Design MazeRunner, start of the top module:
module MazeRunner(clk,RST_n,SS_n,MOSI,MISO,SCLK,PWMR,PWML,
                  DIRR,DIRL,IR_EN,BMPL_n,BMPR_n,buzz,
				  buzz_n,RX,LED);
clock: 7.0 ns
lec_check: 0
cap_margin: 20
core_margin: 2
core_utilization: 72
place_density: 0.65
setup_slack_margin: 1.76
slew_margin: 20
run.sh (not shown) runs the stock make flow with config.mk's settings and CLKGATE_MAP_FILE=.
Rerun with:
CORE_UTILIZATION = 40   (was 72)
PLACE_DENSITY = 0.6   (was 0.65)
SETUP_SLACK_MARGIN = unset   (was 1.76)
clock period = 9.13 ns   (was 7.0 ns; I/O delays follow)
Effect:
- sequential power went down by about 24%
- synthesized cell count stays the same
- routed wire length went down by about 14%
- final cell count went up by about 7%
- worst setup slack gains 0.61 ns
- core utilization went down by 40 points
- synthesized area stays the same
Rerun with:
CORE_UTILIZATION = 67   (was 40)
PLACE_DENSITY = unset   (was 0.6)
clock period = 5.12 ns   (was 9.13 ns; I/O delays follow)
The new run ran to the end with violations: setup timing.
Worst setup slack loses 2.4 ns.
Final area came out higher by 9.7%.
Global-route usage came out higher by 15 points.
Total power came out higher by 77%.
Hold slack stays flat.
Count of clock-buffer cells in the layout came out lower by 3.
Clock power came out higher by 74%.
Rerun with:
CORE_UTILIZATION = 40   (was 67)
PLACE_DENSITY = 0.6   (was unset)
clock period = 7.84 ns   (was 5.12 ns; I/O delays follow)
What happened: The changed run finished with timing, DRC and antenna clean; via count shrinks by roughly a tenth; register-to-register slack improves by 1.6 ns; die size grows by well over a third; worst setup slack improves by 1.6 ns; first-iteration DRC count shrinks by a quarter to a third; synthesized cell count does not change; critical path depth stays the same; core utilization shrinks by 38 points; final area shrinks by a little under a tenth; global-route usage shrinks by 14 points.
Rerun with:
CORE_UTILIZATION = 64   (was 40)
PLACE_DENSITY = unset   (was 0.6)
SETUP_SLACK_MARGIN = -0.46   (was unset)
clock period = 4.6 ns   (was 7.84 ns; I/O delays follow)
Outcome:
- The changed run completed, yet does not pass: setup timing
- utilization increases by 36 points
- via count increases by roughly a tenth
- power went up by well over a third
- worst hold slack stays flat
- global-route usage came out higher by 12 points
- routed wire length rises by roughly a tenth
- first-iteration DRC count goes up by a quarter to a third


Starting RTL as in the previous note.
Design MazeRunner, start of the top module:
module MazeRunner(clk,RST_n,SS_n,MOSI,MISO,SCLK,PWMR,PWML,
                  DIRR,DIRL,IR_EN,BMPL_n,BMPR_n,buzz,
				  buzz_n,RX,LED);
clock: 5.67 ns
lec_check: 0
abc_area: 0
cap_margin: 35
cell_pad_in_sites_detail_placement: 1
cell_pad_in_sites_global_placement: 1
core_margin: 5
core_utilization: 27
cts_cluster_diameter: 78
cts_cluster_size: 98
gpl_routability_driven: 0
gpl_timing_driven: 0
hold_slack_margin: -0.04
min_routing_layer: met1
place_density_lb_addon: 0.17
setup_slack_margin: -0.3
slew_margin: 10
The baseline produced a layout that fails on negative setup slack.
Then changed:
ABC_AREA = 1   (was 0)
CAP_MARGIN = 5   (was 35)
CELL_PAD_IN_SITES_DETAIL_PLACEMENT = 0   (was 1)
CELL_PAD_IN_SITES_GLOBAL_PLACEMENT = default   (was 1)
CORE_MARGIN = 2   (was 5)
CTS_CLUSTER_SIZE = 76   (was 98)
GPL_ROUTABILITY_DRIVEN = default   (was 0)
GPL_TIMING_DRIVEN = default   (was 0)
HOLD_SLACK_MARGIN = default   (was -0.04)
MIN_ROUTING_LAYER = met2   (was met1)
clock period = 6.24 ns   (was 5.67 ns; I/O delays follow)
The changed run completed without violations; cell count climbs by 7.6%; synthesized area climbs by 1.6%; routed wire length drops by 9.8%; total power drops by 12%; clock skew climbs by 8.0 ps; non-clock buffer count drops by 111; final area drops by 4.6%.
Then changed:
ABC_AREA = default   (was 1)
CAP_MARGIN = 20   (was 5)
CELL_PAD_IN_SITES_DETAIL_PLACEMENT = default   (was 0)
CORE_UTILIZATION = 40   (was 27)
CTS_CLUSTER_DIAMETER = default   (was 78)
CTS_CLUSTER_SIZE = default   (was 76)
MIN_ROUTING_LAYER = default   (was met2)
PLACE_DENSITY = 0.6   (was default)
PLACE_DENSITY_LB_ADDON = default   (was 0.17)
SETUP_SLACK_MARGIN = default   (was -0.3)
SLEW_MARGIN = 20   (was 10)
clock period = 10.0 ns   (was 6.24 ns; I/O delays follow)
Total power falls by 34%.
Routed wire length is lower by about 13%.
Area after synthesis went down by 1.5%.
Cell area fell by 3.2%.
Clock skew drops by 19 ps.
Via count fell by 33%.
Flip-flop count stays the same.
Sequential power went down by about 37%.
Non-clock buffer count falls by 20.
Utilization goes up by 14 points.
Then changed:
CORE_UTILIZATION = 19   (was 40)
clock period = 7.84 ns   (was 10.0 ns; I/O delays follow)
Synthesized area stays the same.
Non-clock buffer count went up by 1.
Total power rises by 29%.
Wire length increases by 1.3%.
Flip-flop count does not change.
Final area is higher by 4.4%.
Final cell count climbs by 28%.


MazeRunner again, from the RTL that the note above started with.
clock: 10.7 ns
lec_check: 0
cap_margin: 15
core_aspect_ratio: 0.7
core_margin: 6
core_utilization: 68
gpl_routability_driven: 0
max_routing_layer: met4
place_density_lb_addon: 0.26
setup_slack_margin: -0.2
slew_margin: 0
Change:
CAP_MARGIN = 20   (was 15)
CORE_ASPECT_RATIO = default   (was 0.7)
CORE_MARGIN = 2   (was 6)
CTS_CLUSTER_SIZE = 39   (was default)
GPL_ROUTABILITY_DRIVEN = default   (was 0)
PLACE_DENSITY_LB_ADDON = default   (was 0.26)
SETUP_SLACK_MARGIN = -0.46   (was -0.2)
SLEW_MARGIN = 20   (was 0)
clock period = 4.6 ns   (was 10.7 ns; I/O delays follow)
Now the flow completed and failed the layout checks on negative setup slack.
Die size goes down by a little under a tenth.
Utilization came out higher by 8.4 points.
Cell count goes up by roughly a tenth.
First-iteration DRC count is lower by a quarter to a third.
Synthesized area is unchanged.
Change:
CORE_UTILIZATION = 20   (was 68)
CTS_CLUSTER_SIZE = default   (was 39)
MAX_ROUTING_LAYER = default   (was met4)
PLACE_DENSITY = 0.6   (was default)
SETUP_SLACK_MARGIN = default   (was -0.46)
clock period = 10.1 ns   (was 4.6 ns; I/O delays follow)
What happened: Now the flow went through all stages and came out clean. Worst hold slack hardly moves. Setup slack gains 3.0 ns. Global-route usage decreases by 25 points. Via count decreases by roughly a tenth. Final area decreases by a few percent. Routed wire length decreases by about a fifth. Final cell count increases by a quarter to a third.
Change:
ABC_AREA = 1   (was default)
CORE_UTILIZATION = 72   (was 20)
PLACE_DENSITY = default   (was 0.6)
PLACE_DENSITY_LB_ADDON = 0.19   (was default)
clock period = 5.09 ns   (was 10.1 ns; I/O delays follow)
Now the flow finished with negative setup slack left.
Non-clock buffer count is higher by 169.
Final cell count is lower by about 14%.
Wire length is higher by about 26%.
Clock-buffer cell count is higher by 9.
Power figures rest on the tool's default switching activity, not on a simulated workload.
